// top
module top #(
    parameter D_WIDTH = 16,
    parameter Q_BITS  = 13
)(
  input logic [D_WIDTH - 1 : 0] angle_in,
  input logic signed [D_WIDTH - 1 : 0] currA_in,
  input logic signed [D_WIDTH - 1 : 0] currB_in,
  input logic signed [D_WIDTH - 1 : 0] currC_in,
  input logic signed [D_WIDTH - 1 : 0] currT_in,
  input logic        [D_WIDTH - 1 : 0] periodTop,
  output logic pwmA_out,
  output logic pwmB_out,
  output logic pwmC_out,
  input logic signed [D_WIDTH - 1 : 0]  kpd, kpq,
  input logic signed [D_WIDTH - 1 : 0]  kid, kiq,
  input logic clear_pid,
  input  logic clk,
  input  logic rstb,
  input  logic valid,
  output logic ready
);
  reg [         15 : 0] angle_r;
  reg [D_WIDTH - 1 : 0] currA_r;
  reg [D_WIDTH - 1 : 0] currB_r;
  reg [D_WIDTH - 1 : 0] currC_r;
  reg [D_WIDTH - 1 : 0] currT_r;
  reg [         15 : 0] periodTop_r;
  reg [4:0]             state;
  reg  [D_WIDTH - 1 : 0] a_in_matmul;
  reg  [D_WIDTH - 1 : 0] b_in_matmul;
  reg  [1:0]             op_in_matmul;
  wire [D_WIDTH - 1 : 0] a_out_matmul;
  wire [D_WIDTH - 1 : 0] b_out_matmul;
  reg [D_WIDTH - 1 : 0] c_out_calc;
  reg [D_WIDTH - 1 : 0] park_d_r, park_q_r;
  reg [D_WIDTH - 1 : 0] va_r, vb_r;
  wire    cordic_out_valid;
  wire    matmul_out_valid;
  wire    pid_d_out_valid;
  wire    pid_q_out_valid;
  wire    svm_out_valid;
  ...
make LEC_CHECK=0 ABC_AREA=0 CAP_MARGIN=10 CELL_PAD_IN_SITES_DETAIL_PLACEMENT=0 CORE_ASPECT_RATIO=1.04 CORE_MARGIN=2 CORE_UTILIZATION=72 MAX_ROUTING_LAYER=met5 MIN_ROUTING_LAYER=met1 PLACE_DENSITY_LB_ADDON=0.29 SETUP_SLACK_MARGIN=1.11 SLEW_MARGIN=20 finish   # period 6.81 ns
run.sh (not shown) runs the stock make flow with config.mk's settings and CLKGATE_MAP_FILE=.
The first run reached the layout checks and failed them: negative setup slack.
Rerun with:
ABC_AREA = 1   (was 0)
CAP_MARGIN = 20   (was 10)
CORE_ASPECT_RATIO = 0.71   (was 1.04)
CORE_UTILIZATION = 58   (was 72)
CTS_CLUSTER_SIZE = 61   (was default)
PLACE_DENSITY_LB_ADDON = 0.04   (was 0.29)
SETUP_SLACK_MARGIN = default   (was 1.11)
clock period = 12.3 ns   (was 6.81 ns; I/O delays follow)
The new run passed the timing, DRC and antenna checks.
Clock-buffer cell count decreases by 11.
Non-clock buffer count is lower by 539.
Design area went down by 1.1%.
Via count is higher by 8.4%.
Sequential cell count is unchanged.
Rerun with:
ABC_AREA = 0   (was 1)
CORE_ASPECT_RATIO = 1.04   (was 0.71)
CORE_UTILIZATION = 72   (was 58)
CTS_CLUSTER_SIZE = default   (was 61)
PLACE_DENSITY_LB_ADDON = 0.2   (was 0.04)
SETUP_SLACK_MARGIN = -0.34   (was default)
clock period = 5.08 ns   (was 12.3 ns; I/O delays follow)
=> This time the run completed, yet does not pass: negative setup slack. Die area is lower by 24%. Count of clock-buffer cells in the layout is lower by 5. Synthesized cell count is lower by 22%. Via count is lower by 4.1%.
Rerun with:
ABC_AREA = 1   (was 0)
SETUP_SLACK_MARGIN = 1.11   (was -0.34)
clock period = 7.5 ns   (was 5.08 ns; I/O delays follow)
Effect:
- The new run produced a clean layout
- clock-buffer cell count came out higher by 6
- utilization drops by 7.5 points
- hold slack is better by 210 ps
- cell area went down by 2.1%
- worst setup slack improved by 3000 ps
- wire length rose by 0.57%
- sequential power is lower by 32%
Rerun with:
ABC_AREA = 0   (was 1)
CAP_MARGIN = 10   (was 20)
PLACE_DENSITY = 0.36   (was default)
PLACE_DENSITY_LB_ADDON = default   (was 0.2)
clock period = 6.81 ns   (was 7.5 ns; I/O delays follow)
The new run ran to the end with violations: negative setup slack.
Total power drops by 49%.
Worst setup slack degrades by 1200 ps.
Count of clock-buffer cells in the layout drops by 9.
Die area drops by 6.3%.
Register-to-register slack degrades by 1200 ps.
Wire length drops by 13%.
Via count drops by about 17%.
Maximum frequency drops by about 8%.
Sequential power climbs by about 9%.
Flip-flop count does not change.

* * *

lane 1:
top again, from the RTL that the note above started with.
Design top, start of the top module:
module top #(
    parameter D_WIDTH = 16,
    parameter Q_BITS  = 13
)(
  input logic [D_WIDTH - 1 : 0] angle_in,
  input logic signed [D_WIDTH - 1 : 0] currA_in,
  input logic signed [D_WIDTH - 1 : 0] currB_in,
  input logic signed [D_WIDTH - 1 : 0] currC_in,
  input logic signed [D_WIDTH - 1 : 0] currT_in,
  input logic        [D_WIDTH - 1 : 0] periodTop,
  output logic pwmA_out,
  output logic pwmB_out,
  output logic pwmC_out,
  input logic signed [D_WIDTH - 1 : 0]  kpd, kpq,
  input logic signed [D_WIDTH - 1 : 0]  kid, kiq,
  input logic clear_pid,
  input  logic clk,
  input  logic rstb,
  input  logic valid,
  output logic ready
);
==> flow/config.mk <==
export PLATFORM = sky130hd
export DESIGN_NAME = top
export DESIGN_NICKNAME = top
export VERILOG_FILES = /design/flow/design.v
export SDC_FILE = /design/flow/constraint.sdc
export NUM_CORES = 4
export LEC_CHECK = 0
export CAP_MARGIN = 30
export CORE_ASPECT_RATIO = 0.94
export CORE_MARGIN = 2
export CORE_UTILIZATION = 72
export CTS_CLUSTER_DIAMETER = 64
export CTS_CLUSTER_SIZE = 81
export HOLD_SLACK_MARGIN = 0.05
export PLACE_DENSITY = 0.36
export SETUP_SLACK_MARGIN = 1.65
export SLEW_MARGIN = 20
export TNS_END_PERCENT = 35
==> flow/constraint.sdc <==
create_clock -name core_clock -period 6.51 [get_ports {clk}]
set_input_delay 1.3020 -clock core_clock [delete_from_list [all_inputs] [get_ports {clk}]]
set_output_delay 1.3020 -clock core_clock [all_outputs]
set_load 0.01 [all_outputs]
Lane 1 ran in full, but the layout does not pass; the checks complain about setup timing.
### lane 1 -> lane 2
- CAP_MARGIN: 30 -> 20
- SETUP_SLACK_MARGIN: 1.65 -> 1.81
- CTS_CLUSTER_SIZE: 81 -> unset
- TNS_END_PERCENT: 35 -> unset
- CORE_ASPECT_RATIO: 0.94 -> unset
- PLACE_DENSITY: 0.36 -> 0.89
- HOLD_SLACK_MARGIN: 0.05 -> unset
- CTS_CLUSTER_DIAMETER: 64 -> 61
- the clock period (ns, I/O delays scaled along): 6.51 -> 7.25
--- outcome ---
- Layout checks on lane 2: not met. Flow itself completed; violations: setup timing.
- Lane 2 against lane 1: transition at the pin with the smallest max-transition slack climbed 140 ps, register-to-register slack climbed 680 ps.
- Lane 2 reports a lower timing-limited maximum frequency than lane 1 does.
- From lane 1 to lane 2 the numbers moved as follows: per-cell via count in the routed design rose by 3.0%; total iterations of the first detailed-routing run fell by 2.
- Lane 2 vs lane 1 — number of standard cells in the final layout excluding fillers dropped by a few percent
- Reported for lane 1 and lane 2, DRC violations left turned out identical to the last digit.
- Chip width shrinks by a few percent when moving from lane 1 to lane 2.
- Any difference in number of global-route vias before repair between lane 1 and lane 2 is small enough to ignore.
- The period utilization number comes out lower for lane 2 vs lane 1.
- Taking lane 1 as the reference point, the number of well-tap cells placed of lane 2 falls by about 0.7%.
Edits applied to the flow inputs when going from lane 2 to lane 3:
- removing CTS_CLUSTER_DIAMETER (formerly 61)
- removing SETUP_SLACK_MARGIN (formerly 1.81)
- changing CORE_UTILIZATION from 72 to 40
- setting GPL_ROUTABILITY_DRIVEN to 0 for the first time
- setting HOLD_SLACK_MARGIN to 0.04 for the first time
- removing PLACE_DENSITY (formerly 0.89)
- changing the clock period (ns, I/O delays scaled along) from 7.25 to 10.0
## What came out
- Summary of lane 2 and lane 3: one run falls short of a clean finish, namely lane 2.
- The final report for lane 2 shows a completed flow and a layout that fails verification, specifically setup timing.
- Comparing path depth of the worst reg2reg path for lane 2 and lane 3, the smaller number came from lane 3.
- Lane 3 vs. lane 2: die outline area higher; met1 wire length higher; final cell count higher.
- Lane 3 against lane 2: wire length of the first global-routing pass moved down, via count of the first global-routing pass moved down, setup slack after layout moved up, cell area after layout moved down.
Input changes introduced in lane 4 (baseline for comparison: lane 3):
- swapping 40 for 52 in CORE_UTILIZATION
- putting PLACE_DENSITY at 0.6 where nothing was set
- clearing GPL_ROUTABILITY_DRIVEN, which used to be 0
- clearing HOLD_SLACK_MARGIN, which used to be 0.04
- swapping 10.0 for 6.39 in the clock period (ns, I/O delays scaled along)
### Flow results
Comparing lane 4 and lane 3, post-route fraction of the period consumed by the critical path is higher on lane 4. Changes observed in lane 4 relative to lane 3: share of the core filled with cells grew by 18 points; setup slack decreased 2020 ps. Summary of the comparison: peak supply drop is higher in lane 4, relative to lane 3. Comparing lane 4 and lane 3, initial standard-cell utilization of the core is lower on lane 3. Changes observed in lane 4 relative to lane 3: combinational share of power now larger, worst hold slack went up by 10 ps. Changes observed in lane 4 relative to lane 3: non-clock buffer instance count of the final layout picked up an extra 866; die outline height fell by about 12%; proportion of power drawn by the clock network moved down. Every stage of lane 4 finished as expected; the final checks, on the other hand, flagged setup timing, which means the layout fails.
Setup changes, lane 4 to lane 5
- setting ABC_AREA to 1 for the first time
- setting CTS_CLUSTER_SIZE to 97 for the first time
- setting CTS_CLUSTER_DIAMETER to 373 for the first time
- changing CORE_UTILIZATION from 52 to 72
- changing the clock period (ns, I/O delays scaled along) from 6.39 to 3.58
==> comparison <==
Lane 5 and lane 4: no clean run
The log for lane 5 ends in global routing with error GRT-0116, so the run never completed.
Finished, but not clean: lane 4, with setup timing.
Summary — number of CTS-inserted buffers, lane 5 relative to lane 4: lower, by 88.
Core outline area is lower on lane 5
Going from lane 4 to lane 5, HPWL after detailed placement grows by about 35%.
Lane 4 → lane 5: worst setup slack before clock tree synthesis decreased by 1820 ps relative to the old numbers; synthesized area per cell decreased by about 16% relative to the old numbers; count of mapped cells out of synthesis now larger.
Lane 5 gives more summed instance area of the synthesized netlist than lane 4 did.
Relative to lane 4, number of buffers inserted to repair setup after CTS has increased by about 90% in lane 5.
| synthesized net count | higher: lane 5 |
Count of unique library cells instantiated by Yosys: lane 5 vs lane 4 down about 14%
Power is estimated from default activity; no workload was simulated.
